==> job 2533 <==
==> flow/design.v <==
module  CONV(
	input				clk,
	input				rst_n,
	input 				mode,
	input       		in_valid,
	output reg			out_valid,
	output 		[13:0] 	AWADDR,
	output		 [7:0] 	AWLEN,
	output 				AWVALID,
	input 				AWREADY,
	output reg  [31:0]	WDATA,
	output 				WVALID,
	input 				WREADY,
	output 		[13:0] 	ARADDR,
	output 		 [7:0] 	ARLEN,
	output 				ARVALID,
	input 				ARREADY,
	input		[31:0] 	RDATA,
	input 				RVALID,
	output reg			RREADY
);
localparam WEIGHT1 	= 20'hABC2E;
localparam WEIGHT2 	= 20'hB52E2;
localparam WEIGHT3 	= 20'hAF5C4;
localparam WEIGHT4 	= 20'hE5518;
localparam WEIGHT5 	= 20'h71650;
localparam WEIGHT6 	= 20'hA938B;
localparam WEIGHT7 	= 20'h5251F;
localparam WEIGHT8 	= 20'h7DFC0;
localparam WEIGHT9 	= 20'hEB885;
localparam BIAS 	= 16'h1310;
localparam IDLE 	= 4'd0;
localparam CONV_K1 	= 4'd1;
localparam CONV_K2 	= 4'd2;
localparam CONV_K3 	= 4'd3;
localparam CONV_K4 	= 4'd4;
localparam CONV_K5 	= 4'd5;
localparam CONV_K6 	= 4'd6;
localparam CONV_K7 	= 4'd7;
localparam CONV_K8 	= 4'd8;
localparam CONV_K9 	= 4'd9;
localparam RELU 	= 4'd10;
localparam MUL 		= 4'd11;
localparam READ 	= 4'd12;
localparam WRITE_L0 = 4'd13;
localparam POOL 	= 4'd14;
localparam WRITE_L1 = 4'd15;
reg  		 [3:0] 	state_r, state_w, state_tmp;
reg  		 [5:0]	cnt_x, cnt_y;
reg					mode_;
wire 			 	is_up, is_down, is_left, is_right;
wire 				skip_mul;
wire 		[11:0] 	P1, P2, P3, P4, P5, P6, P7, P8, P9;
wire 		[15:0]  data_in;
wire 		[19:0] 	weight;
reg  signed	[35:0] 	product;
reg 				mul_fin;
reg  signed [36:0]	conv_result;
wire 		[31:0]	relu_result;
reg 		[31:0] 	max_pool_result;
wire 				update_mp_result;
assign is_up 	= (cnt_y == 6'd0  || (cnt_y == 6'd1  && mode_));
assign is_down 	= (cnt_y == 6'd63 || (cnt_y == 6'd62 && mode_));
assign is_left 	= (cnt_x == 6'd0  || (cnt_x == 6'd1  && mode_));
assign is_right = (cnt_x == 6'd63 || (cnt_x == 6'd62 && mode_));
assign skip_mul   = (state_tmp == CONV_K1 && (is_up || is_left)) 	||
					(state_tmp == CONV_K2 && (is_up))				||
					(state_tmp == CONV_K3 && (is_up || is_right)) 	||
					(state_tmp == CONV_K4 && (is_left))				||
					(state_tmp == CONV_K6 && (is_right)) 			||
					(state_tmp == CONV_K7 && (is_down || is_left)) 	||
					(state_tmp == CONV_K8 && (is_down)) 			||
					(state_tmp == CONV_K9 && (is_down || is_right));
assign P1 = (mode_ == 1'b0) ? {cnt_y, cnt_x} - 7'd65 : {cnt_y, cnt_x} - 8'd130;
assign P2 = (mode_ == 1'b0) ? {cnt_y, cnt_x} - 7'd64 : {cnt_y, cnt_x} - 8'd128;
assign P3 = (mode_ == 1'b0) ? {cnt_y, cnt_x} - 6'd63 : {cnt_y, cnt_x} - 7'd126;
assign P4 = (mode_ == 1'b0) ? {cnt_y, cnt_x} - 1'd1  : {cnt_y, cnt_x} - 2'd2  ;
assign P5 = (mode_ == 1'b0) ? {cnt_y, cnt_x}		 : {cnt_y, cnt_x}         ;
assign P6 = (mode_ == 1'b0) ? {cnt_y, cnt_x} + 1'd1	 : {cnt_y, cnt_x} + 2'd2  ;
assign P7 = (mode_ == 1'b0) ? {cnt_y, cnt_x} + 6'd63 : {cnt_y, cnt_x} + 7'd126;
assign P8 = (mode_ == 1'b0) ? {cnt_y, cnt_x} + 7'd64 : {cnt_y, cnt_x} + 8'd128;
assign P9 = (mode_ == 1'b0) ? {cnt_y, cnt_x} + 7'd65 : {cnt_y, cnt_x} + 8'd130;
assign data_in = RDATA[31:16];
assign weight = (state_tmp == CONV_K1) ? WEIGHT1 :
				(state_tmp == CONV_K2) ? WEIGHT2 :
				(state_tmp == CONV_K3) ? WEIGHT3 :
				(state_tmp == CONV_K4) ? WEIGHT4 :
				(state_tmp == CONV_K5) ? WEIGHT5 :
				(state_tmp == CONV_K6) ? WEIGHT6 :
				(state_tmp == CONV_K7) ? WEIGHT7 :
				(state_tmp == CONV_K8) ? WEIGHT8 :
				(state_tmp == CONV_K9) ? WEIGHT9 : 20'd0;
assign ARADDR = (state_tmp == CONV_K1) ? P1 :
				(state_tmp == CONV_K2) ? P2 :
				(state_tmp == CONV_K3) ? P3 :
				(state_tmp == CONV_K4) ? P4 :
				(state_tmp == CONV_K5) ? P5 :
				(state_tmp == CONV_K6) ? P6 :
				(state_tmp == CONV_K7) ? P7 :
				(state_tmp == CONV_K8) ? P8 :
				(state_tmp == CONV_K9) ? P9 : 14'd0;
assign ARLEN = 8'd0;
assign ARVALID = (state_r == READ) && (~skip_mul) && (state_tmp != RELU);
assign AWADDR = (state_r == POOL) ? {4'b1000, cnt_y[5:1], cnt_x[5:1]} : {1'b1, cnt_y, cnt_x};
assign AWLEN = 8'd0;
assign AWVALID = (state_r == RELU || state_r == POOL);
assign WVALID = (state_r == WRITE_L0 || state_r == WRITE_L1);
assign relu_result = (conv_result[36]) ? 32'd0 : conv_result[31:0];
assign update_mp_result = ((WDATA > max_pool_result) && WVALID);
always @(*) begin
	case(state_r)
		IDLE: 		state_w = (in_valid) ? READ : IDLE;
		READ: 		state_w = (ARREADY && ~skip_mul) ? state_tmp : READ;
		CONV_K1: 	state_w = (skip_mul) ? READ : ((RVALID) ? MUL : CONV_K1); 
		CONV_K2: 	state_w = (skip_mul) ? READ : ((RVALID) ? MUL : CONV_K2);
		CONV_K3: 	state_w = (skip_mul) ? READ : ((RVALID) ? MUL : CONV_K3);
		CONV_K4: 	state_w = (skip_mul) ? READ : ((RVALID) ? MUL : CONV_K4);
		CONV_K5: 	state_w = (skip_mul) ? READ : ((RVALID) ? MUL : CONV_K5);
		CONV_K6: 	state_w = (skip_mul) ? READ : ((RVALID) ? MUL : CONV_K6);
		CONV_K7: 	state_w = (skip_mul) ? READ : ((RVALID) ? MUL : CONV_K7);
		CONV_K8: 	state_w = (skip_mul) ? READ : ((RVALID) ? MUL : CONV_K8);
		CONV_K9: 	state_w = (skip_mul) ? RELU : ((RVALID) ? MUL : CONV_K9);
		MUL: 		state_w = (state_tmp == CONV_K9) ? RELU : READ;
		RELU: 		state_w = (AWREADY) ? WRITE_L0 : RELU;
		WRITE_L0: 	state_w = (WREADY) ? ((cnt_x[0] && cnt_y[0]) ? POOL : READ) : WRITE_L0;
		POOL: 		state_w = (AWREADY) ? WRITE_L1 : POOL;
		WRITE_L1: 	state_w = (WREADY) ? ((cnt_x[5:1] == 5'd31 && cnt_y[5:1] == 5'd31) ? IDLE : READ) : WRITE_L1;
	endcase
end
always @(posedge clk or negedge rst_n) begin
	if (!rst_n)	state_r <= IDLE;
	else 		state_r <= state_w;
end
always @(posedge clk or negedge rst_n) begin
	if (!rst_n)								state_tmp <= CONV_K1;
	else if (state_r == RELU)				state_tmp <= CONV_K1;
	else if (state_r == MUL) 				state_tmp <= state_tmp + 4'd1;
	else if (state_r == READ && skip_mul) 	state_tmp <= state_tmp + 4'd1;
end
always @(posedge clk or negedge rst_n) begin
	if (!rst_n)	begin
		cnt_x <= 6'd0;
		cnt_y <= 6'd0;
	end
	else if (state_r == WRITE_L0 && WREADY) begin
		cnt_x <= {cnt_x[5:1], cnt_x[0] + 1'd1};
		cnt_y <= (cnt_x[0]) ? {cnt_y[5:1], cnt_y[0] + 1'd1} : cnt_y;
	end
	else if (state_r == WRITE_L1 && WREADY) begin
		cnt_x <= {cnt_x[5:1] + 5'd1, cnt_x[0]};
		cnt_y <= (cnt_x[5:1] == 5'd31) ? {cnt_y[5:1] + 1'd1, cnt_y[0]} : cnt_y;
	end
end
always @(posedge clk or negedge rst_n) begin
	if (!rst_n)			RREADY <= 1'b0;
	else if (ARVALID)	RREADY <= 1'b1;
	else if (RVALID) 	RREADY <= 1'b0;
end
always @(posedge clk or negedge rst_n) begin
	if (!rst_n)					product <= 36'd0;
	else if (state_w == MUL)	product <= $signed(data_in) * $signed(weight);
end
always @(posedge clk or negedge rst_n) begin
	if (!rst_n)					mul_fin <= 1'b0;
	else if (state_w == MUL) 	mul_fin <= 1'b1;
	else 						mul_fin <= 1'b0;
end
always @(posedge clk or negedge rst_n) begin
	if (!rst_n)					conv_result <= BIAS;
	else if (WVALID && WREADY) 	conv_result <= BIAS;
	else if (mul_fin) 			conv_result <= conv_result + product;
end
always @(posedge clk or negedge rst_n) begin
	if (!rst_n)								max_pool_result <= 32'd0;
	else if (state_r == WRITE_L1 && WREADY) max_pool_result <= 32'd0;
	else if (update_mp_result) 				max_pool_result <= WDATA;
end
always @(posedge clk or negedge rst_n) begin
	if (!rst_n)						WDATA <= 32'd0;
	else if (state_w == WRITE_L0)	WDATA <= relu_result;
	else if (state_w == WRITE_L1)	WDATA <= max_pool_result;
	else 							WDATA <= WDATA;
end
always @(posedge clk or negedge rst_n) begin
	if (!rst_n)							out_valid <= 1'b0;
	else if (WREADY && state_w == IDLE) out_valid <= 1'b1;
	else 								out_valid <= 1'b0;
end
always @(posedge clk or negedge rst_n) begin
	if (!rst_n)			mode_ <= 1'b0;
	else if (in_valid) 	mode_ <= mode;
	else 				mode_ <= mode_;
end
endmodule
==> flow/run.sh <==
#!/bin/bash
# the make line also repeats each setting of config.mk as NAME=value (left out here)
make -C /OpenROAD-flow-scripts/flow DESIGN_CONFIG=/design/flow/config.mk WORK_HOME=/design/flow/orfs CLKGATE_MAP_FILE= finish
==> flow/config.mk <==
export PLATFORM = sky130hd
export DESIGN_NAME = CONV
export DESIGN_NICKNAME = CONV
export VERILOG_FILES = /design/flow/design.v
export SDC_FILE = /design/flow/constraint.sdc
export NUM_CORES = 4
export LEC_CHECK = 0
export ABC_AREA = 1
export CAP_MARGIN = 15
export CELL_PAD_IN_SITES_DETAIL_PLACEMENT = 1
export CORE_ASPECT_RATIO = 0.52
export CORE_MARGIN = 2
export CORE_UTILIZATION = 26
export CTS_CLUSTER_DIAMETER = 335
export GPL_ROUTABILITY_DRIVEN = 1
export MAX_ROUTING_LAYER = met4
export MIN_ROUTING_LAYER = met1
export PLACE_DENSITY_LB_ADDON = 0.15
export SLEW_MARGIN = 35
==> flow/constraint.sdc <==
create_clock -name core_clock -period 12.4 [get_ports {clk}]
set_input_delay 2.4800 -clock core_clock [delete_from_list [all_inputs] [get_ports {clk}]]
set_output_delay 2.4800 -clock core_clock [all_outputs]
set_load 0.01 [all_outputs]
==> job 2199: changes against job 2533 <==
- ABC_AREA: 1 -> 0
- CAP_MARGIN: 15 -> 0
- CELL_PAD_IN_SITES_DETAIL_PLACEMENT: 1 -> 2
- CORE_ASPECT_RATIO: 0.52 -> default
- CTS_CLUSTER_DIAMETER: 335 -> 99
- MAX_ROUTING_LAYER: met4 -> default
- MIN_ROUTING_LAYER: met1 -> met2
- PLACE_DENSITY_LB_ADDON: 0.15 -> 0.27
- SETUP_SLACK_MARGIN: default -> 0.73
- SLEW_MARGIN: 35 -> 20
==> job 4998: changes against job 2533 <==
- ABC_AREA: 1 -> default
- CAP_MARGIN: 15 -> 20
- CELL_PAD_IN_SITES_DETAIL_PLACEMENT: 1 -> default
- CORE_ASPECT_RATIO: 0.52 -> default
- CORE_UTILIZATION: 26 -> 24
- CTS_CLUSTER_DIAMETER: 335 -> default
- GPL_ROUTABILITY_DRIVEN: 1 -> default
- MAX_ROUTING_LAYER: met4 -> default
- MIN_ROUTING_LAYER: met1 -> default
- PLACE_DENSITY_LB_ADDON: 0.15 -> default
- SLEW_MARGIN: 35 -> 20
==> flow/constraint.sdc (replaced) <==
create_clock -name core_clock -period 7.8 [get_ports {clk}]
set_input_delay 1.5600 -clock core_clock [delete_from_list [all_inputs] [get_ports {clk}]]
set_output_delay 1.5600 -clock core_clock [all_outputs]
set_load 0.01 [all_outputs]
==> job 3186: changes against job 2533 <==
- ABC_AREA: 1 -> 0
- CAP_MARGIN: 15 -> 20
- CELL_PAD_IN_SITES_DETAIL_PLACEMENT: 1 -> 0
- CORE_ASPECT_RATIO: 0.52 -> default
- CORE_UTILIZATION: 26 -> 66
- CTS_CLUSTER_DIAMETER: 335 -> 99
- CTS_CLUSTER_SIZE: default -> 49
- MAX_ROUTING_LAYER: met4 -> default
- MIN_ROUTING_LAYER: met1 -> default
- PLACE_DENSITY_LB_ADDON: 0.15 -> 0.27
- SLEW_MARGIN: 35 -> 20
==> qor summary <==
Antenna violations before repair: job 4998 2; job 2199 1; job 2533 2; job 3186 0
Number of distinct library cells after synthesis: job 4998 80; job 2199 80; job 2533 53; job 3186 80
Final Util: job 4998 0.2900; job 2199 0.2922; job 2533 0.2941; job 3186 0.7128
Worst-case hold path end point: job 4998 product[6]; job 2199 RREADY; job 2533 RREADY; job 3186 RREADY
Vias in the first global route: job 4998 20800; job 2199 34430; job 2533 23110; job 3186 20700
NumNets Final: job 4998 3631; job 2199 3419; job 2533 4014; job 3186 3421
Dpl cell area: job 4998 28070 um^2; job 2199 26290 um^2; job 2533 26990 um^2; job 3186 25280 um^2
Result of the run: job 4998 finished clean; job 2199 finished clean; job 2533 finished clean; job 3186 finished clean
Die y size: job 4998 321.3 um; job 2199 308.9 um; job 2533 226.8 um; job 3186 195.4 um
Layout area overhead: job 4998 20.01%; job 2199 11.17%; job 2533 11.70%; job 3186 7.201%
Summed standard-cell area reported by yosys: job 4998 24170 um^2; job 2199 24170 um^2; job 2533 24820 um^2; job 3186 24170 um^2
Crit path DAT: job 4998 7.89 ns; job 2199 10.67 ns; job 2533 10.53 ns; job 3186 9.88 ns
Largest net degree at the start of global routing: job 4998 102; job 2199 68; job 2533 68; job 3186 102
Fraction of met1 tracks used by global routing: job 4998 0.1943; job 2199 0; job 2533 0.3430; job 3186 0.4838
